Setup of exp/cedar:
## master_ahb
module master_ahb(
  input  logic        clk_master,
  input  logic        rst_master,
  input  logic        HREADY,          
  input  logic [31:0] HRDATA,          
  input  logic [31:0] data_top,
  input  logic        write_top,       
  input  logic [3:0]  beat_length,     
  input  logic        enb,             
  input  logic [31:0] addr_top,
  input  logic        wrap_enb,        
  output logic [31:0] HADDR,
  output logic        HWRITE,
  output logic [2:0]  HSIZE,
  output logic [31:0] HWDATA,
  output logic [2:0]  HBURST,
  output logic [1:0]  HTRANS,
  output logic fifo_empty,
  output logic fifo_full
);
Size in the first run: ~600 flip-flops, roughly 180 I/O pins, about 27000 sq um of cells after synthesis.
==> flow/config.mk <==
export PLATFORM = sky130hd
export DESIGN_NAME = master_ahb
export DESIGN_NICKNAME = master_ahb
export VERILOG_FILES = /design/flow/design.v
export SDC_FILE = /design/flow/constraint.sdc
export NUM_CORES = 4
export LEC_CHECK = 0
export CAP_MARGIN = 20
export CORE_MARGIN = 2
export CORE_UTILIZATION = 61
export SLEW_MARGIN = 20
==> flow/constraint.sdc <==
create_clock -name core_clock -period 2.59 [get_ports {clk_master}]
set_input_delay 0.5180 -clock core_clock [delete_from_list [all_inputs] [get_ports {clk_master}]]
set_output_delay 0.5180 -clock core_clock [all_outputs]
set_load 0.01 [all_outputs]
run.sh (not shown) runs the stock make flow with config.mk's settings and CLKGATE_MAP_FILE=.
exp/cedar: flow complete, layout not clean; failing: setup timing
diff inputs: exp/cedar => exp/quartz
# exp/cedar
export LEC_CHECK = 0
export CAP_MARGIN = 20
export CORE_MARGIN = 2
export CORE_UTILIZATION = 61
export SLEW_MARGIN = 20
create_clock -name core_clock -period 2.59 [get_ports {clk_master}]
# exp/quartz
export LEC_CHECK = 0
export ABC_AREA = 1
export CAP_MARGIN = 20
export CORE_MARGIN = 2
export CORE_UTILIZATION = 40
export GPL_ROUTABILITY_DRIVEN = 0
export PLACE_DENSITY = 0.6
export SLEW_MARGIN = 20
export TNS_END_PERCENT = 60
create_clock -name core_clock -period 5.0 [get_ports {clk_master}]
--- outcome ---
- Status exp/cedar: flow complete, layout not clean - setup timing
- Having completed the whole flow, exp/quartz delivered a layout that passed the timing, DRC and antenna checks.
- Changes observed in exp/quartz relative to exp/cedar: met3 wire length shows a reduction of about 12%, via count increased 3700, switching power summed over all nets now sits lower.
- Against exp/cedar, exp/quartz comes in 7700 um higher on global-route wire length before repair.
- Looking at start point of the critical path, the fifo_count[1]$_DFFE_PP0P_ result is from exp/quartz; the fifo_count[3]$_DFFE_PP0P_ one comes from exp/cedar.
- Core util | exp/quartz vs exp/cedar | exp/quartz lower
- Re share of total power consumed by net switching: exp/cedar was lower than exp/quartz.

* * *

== willow ==
Starting RTL as in the previous note.
==> flow/config.mk <==
export PLATFORM = sky130hd
export DESIGN_NAME = master_ahb
export DESIGN_NICKNAME = master_ahb
export VERILOG_FILES = /design/flow/design.v
export SDC_FILE = /design/flow/constraint.sdc
export NUM_CORES = 4
export LEC_CHECK = 0
export ABC_AREA = 1
export CAP_MARGIN = 20
export CELL_PAD_IN_SITES_DETAIL_PLACEMENT = 2
export CORE_MARGIN = 5
export CORE_UTILIZATION = 20
export MAX_ROUTING_LAYER = met4
export PLACE_DENSITY_LB_ADDON = 0.17
export SETUP_SLACK_MARGIN = 0.06
export SLEW_MARGIN = 10
export TNS_END_PERCENT = 100
==> flow/constraint.sdc <==
create_clock -name core_clock -period 2.93 [get_ports {clk_master}]
set_input_delay 0.5860 -clock core_clock [delete_from_list [all_inputs] [get_ports {clk_master}]]
set_output_delay 0.5860 -clock core_clock [all_outputs]
set_load 0.01 [all_outputs]
willow: all stages complete, timing, DRC and antenna checks passed
Input changes introduced in violet (baseline for comparison: willow):
- SLEW_MARGIN: 10 -> 20
- ABC_AREA: 1 -> unset
- CORE_MARGIN: 5 -> 2
- PLACE_DENSITY_LB_ADDON: 0.17 -> unset
- MAX_ROUTING_LAYER: met4 -> unset
- CORE_UTILIZATION: 20 -> 40
- TNS_END_PERCENT: 100 -> unset
- SETUP_SLACK_MARGIN: 0.06 -> unset
- PLACE_DENSITY: unset -> 0.6
- CELL_PAD_IN_SITES_DETAIL_PLACEMENT: 2 -> unset
- the clock period (ns, I/O delays scaled along): 2.93 -> 5.0
--- outcome ---
- Cmp violet vs willow: met3 usage higher in violet
- Lower yosys-reported design area after synthesis goes to violet over willow.
- NOTE worst IR drop on VDD willow->violet decreased by more than a quarter
- On post-CTS repair timing setup buffer count: violet sits below willow.
- Taking willow as the reference, in violet area of the mapped netlist down 3.6%; logic gate share of total power fell 13 points; placeable core region decreased by about 50% relative to the old numbers; count of hold buffers inserted by post-cts repair closely matched the old numbers; overall via count from detail_route -about 23%.
- For number of different library cells in the post-synthesis netlist, dividing the value from willow by the value from violet gives 0.57.
The following lists how maple was set up differently from violet:
- the clock period (ns, I/O delays scaled along) changed from 5.0 to 3.84
--- outcome ---
maple has completed all stages; timing, DRC and antenna checks passed.
[compare] base=violet new=maple: number of hold buffers added after CTS saw little to no change, total power rose by 4.8 mW, sequential power share went up by 0.3 points, worst setup slack has decreased.
Looking at cell count across maple and violet, the one that comes out lower is violet.
Compared with violet, in maple count of clock-buffer cells in the layout now sits higher; worst hold slack across all endpoints now sits at about the same level; routed via count divided by cell count now sits lower.
In the reports for maple and violet, the smaller arrival time of data at the critical path endpoint belongs to maple.
Compared with violet, maple shows a combined global-route utilization of all metal layers that is 0.43 points higher.
For harbor, these inputs were changed with respect to maple:
- swapping 40 for 21 in CORE_UTILIZATION
- swapping 3.84 for 6.69 in the clock period (ns, I/O delays scaled along)
==> results <==
- Sort harbor and maple by post-synthesis to final-layout area growth, ascending, and maple comes first.
- harbor ends up with a switching power total that is about 43% lower than in maple.
- Internal reg-to-reg setup slack: higher on harbor
- Compared with maple, harbor shows total die size that has gone up by more than half.
- Of harbor and maple, harbor shows the higher relative contribution of the clock network to total power, with maple below it.
- On post-route cell area: between harbor and maple, it ends up higher for harbor.
- Compared to maple, harbor shows a wider setup margin.
- [harbor] length of the first detailed-routing pass in iterations fell 3 relative to maple

* * *

Starting RTL as in the previous note.
Settings: LEC_CHECK=0, CAP_MARGIN=20, CELL_PAD_IN_SITES_DETAIL_PLACEMENT=0, CORE_ASPECT_RATIO=0.88, CORE_MARGIN=2, CORE_UTILIZATION=72, CTS_CLUSTER_SIZE=36, MAX_ROUTING_LAYER=met5, PLACE_DENSITY_LB_ADDON=0.0, SLEW_MARGIN=30, TNS_END_PERCENT=5; clock period 4.3 ns.
The starting point went through all stages and came out clean.
Then changed:
CORE_ASPECT_RATIO = default   (was 0.88)
CORE_UTILIZATION = 71   (was 72)
CTS_CLUSTER_SIZE = 13   (was 36)
PLACE_DENSITY_LB_ADDON = default   (was 0.0)
SETUP_SLACK_MARGIN = -0.15   (was default)
TNS_END_PERCENT = 100   (was 5)
clock period = 2.39 ns   (was 4.3 ns; I/O delays follow)
Outcome:
- Now the flow reached the layout checks and failed them: setup timing
- count of clock-buffer cells in the layout is unchanged
- critical path depth is higher by 7
- synthesized area does not change
Then changed:
CELL_PAD_IN_SITES_DETAIL_PLACEMENT = default   (was 0)
CORE_UTILIZATION = 59   (was 71)
CTS_CLUSTER_SIZE = default   (was 13)
MAX_ROUTING_LAYER = default   (was met5)
PLACE_DENSITY = 0.6   (was default)
SETUP_SLACK_MARGIN = default   (was -0.15)
SLEW_MARGIN = 20   (was 30)
TNS_END_PERCENT = default   (was 100)
clock period = 2.31 ns   (was 2.39 ns; I/O delays follow)
The new run finished but failed the layout checks on setup timing. Combinational power rose by 4.1%. Die size goes up by 20%. Critical path depth stays the same. Wire length goes down by 0.71%. Total power came out higher by 4.0%.
Then changed:
CAP_MARGIN = 30   (was 20)
CTS_CLUSTER_DIAMETER = 160   (was default)
CTS_CLUSTER_SIZE = 24   (was default)
GPL_ROUTABILITY_DRIVEN = 0   (was default)
MAX_ROUTING_LAYER = met4   (was default)
MIN_ROUTING_LAYER = met1   (was default)
PLACE_DENSITY = default   (was 0.6)
SETUP_SLACK_MARGIN = -0.01   (was default)
TNS_END_PERCENT = 40   (was default)
clock period = 3.31 ns   (was 2.31 ns; I/O delays follow)
What happened: The new run finished with timing, DRC and antenna clean; total power falls by 42%; first-iteration DRC count falls by 5.9%; routed wire length falls by 8.0%; non-clock buffer count falls by 159; cell area falls by 11%; worst setup slack improves by 0.64 ns; register-to-register slack improves by 0.70 ns; cell count falls by 7.5%; hold slack improves by 0.096 ns; die size is unchanged.
Then changed:
CAP_MARGIN = 20   (was 30)
CORE_UTILIZATION = 71   (was 59)
CTS_CLUSTER_DIAMETER = default   (was 160)
CTS_CLUSTER_SIZE = default   (was 24)
GPL_ROUTABILITY_DRIVEN = default   (was 0)
MAX_ROUTING_LAYER = default   (was met4)
MIN_ROUTING_LAYER = default   (was met1)
SETUP_SLACK_MARGIN = default   (was -0.01)
TNS_END_PERCENT = default   (was 40)
clock period = 3.58 ns   (was 3.31 ns; I/O delays follow)
Die size fell by 17%.
Global-route usage increases by 6.1 points.
Count of clock-buffer cells in the layout came out higher by 56.
Worst hold slack gains 0.10 ns.
Wire length came out higher by 1.6%.
Power goes up by 8.5%.
Combinational power is lower by 6.8%.
Clock skew drops by 0.012 ns.
Then changed:
ABC_AREA = 1   (was default)
CORE_UTILIZATION = 40   (was 71)
GPL_ROUTABILITY_DRIVEN = 0   (was default)
clock period = 5.0 ns   (was 3.58 ns; I/O delays follow)
Result: The new run produced a clean layout. Power drops by 14%. Worst setup slack is better by 0.97 ns. Utilization drops by 37 points. Routed wire length climbs by 6.3%. Count of clock-buffer cells in the layout climbs by 11. Clock skew stays flat. Die area climbs by 82%. Synthesized area climbs by 3.7%. Worst hold slack is worse by 0.017 ns. Register-to-register slack is better by 1.2 ns.
No activity file was given, so power comes from the tool's default toggle rates.
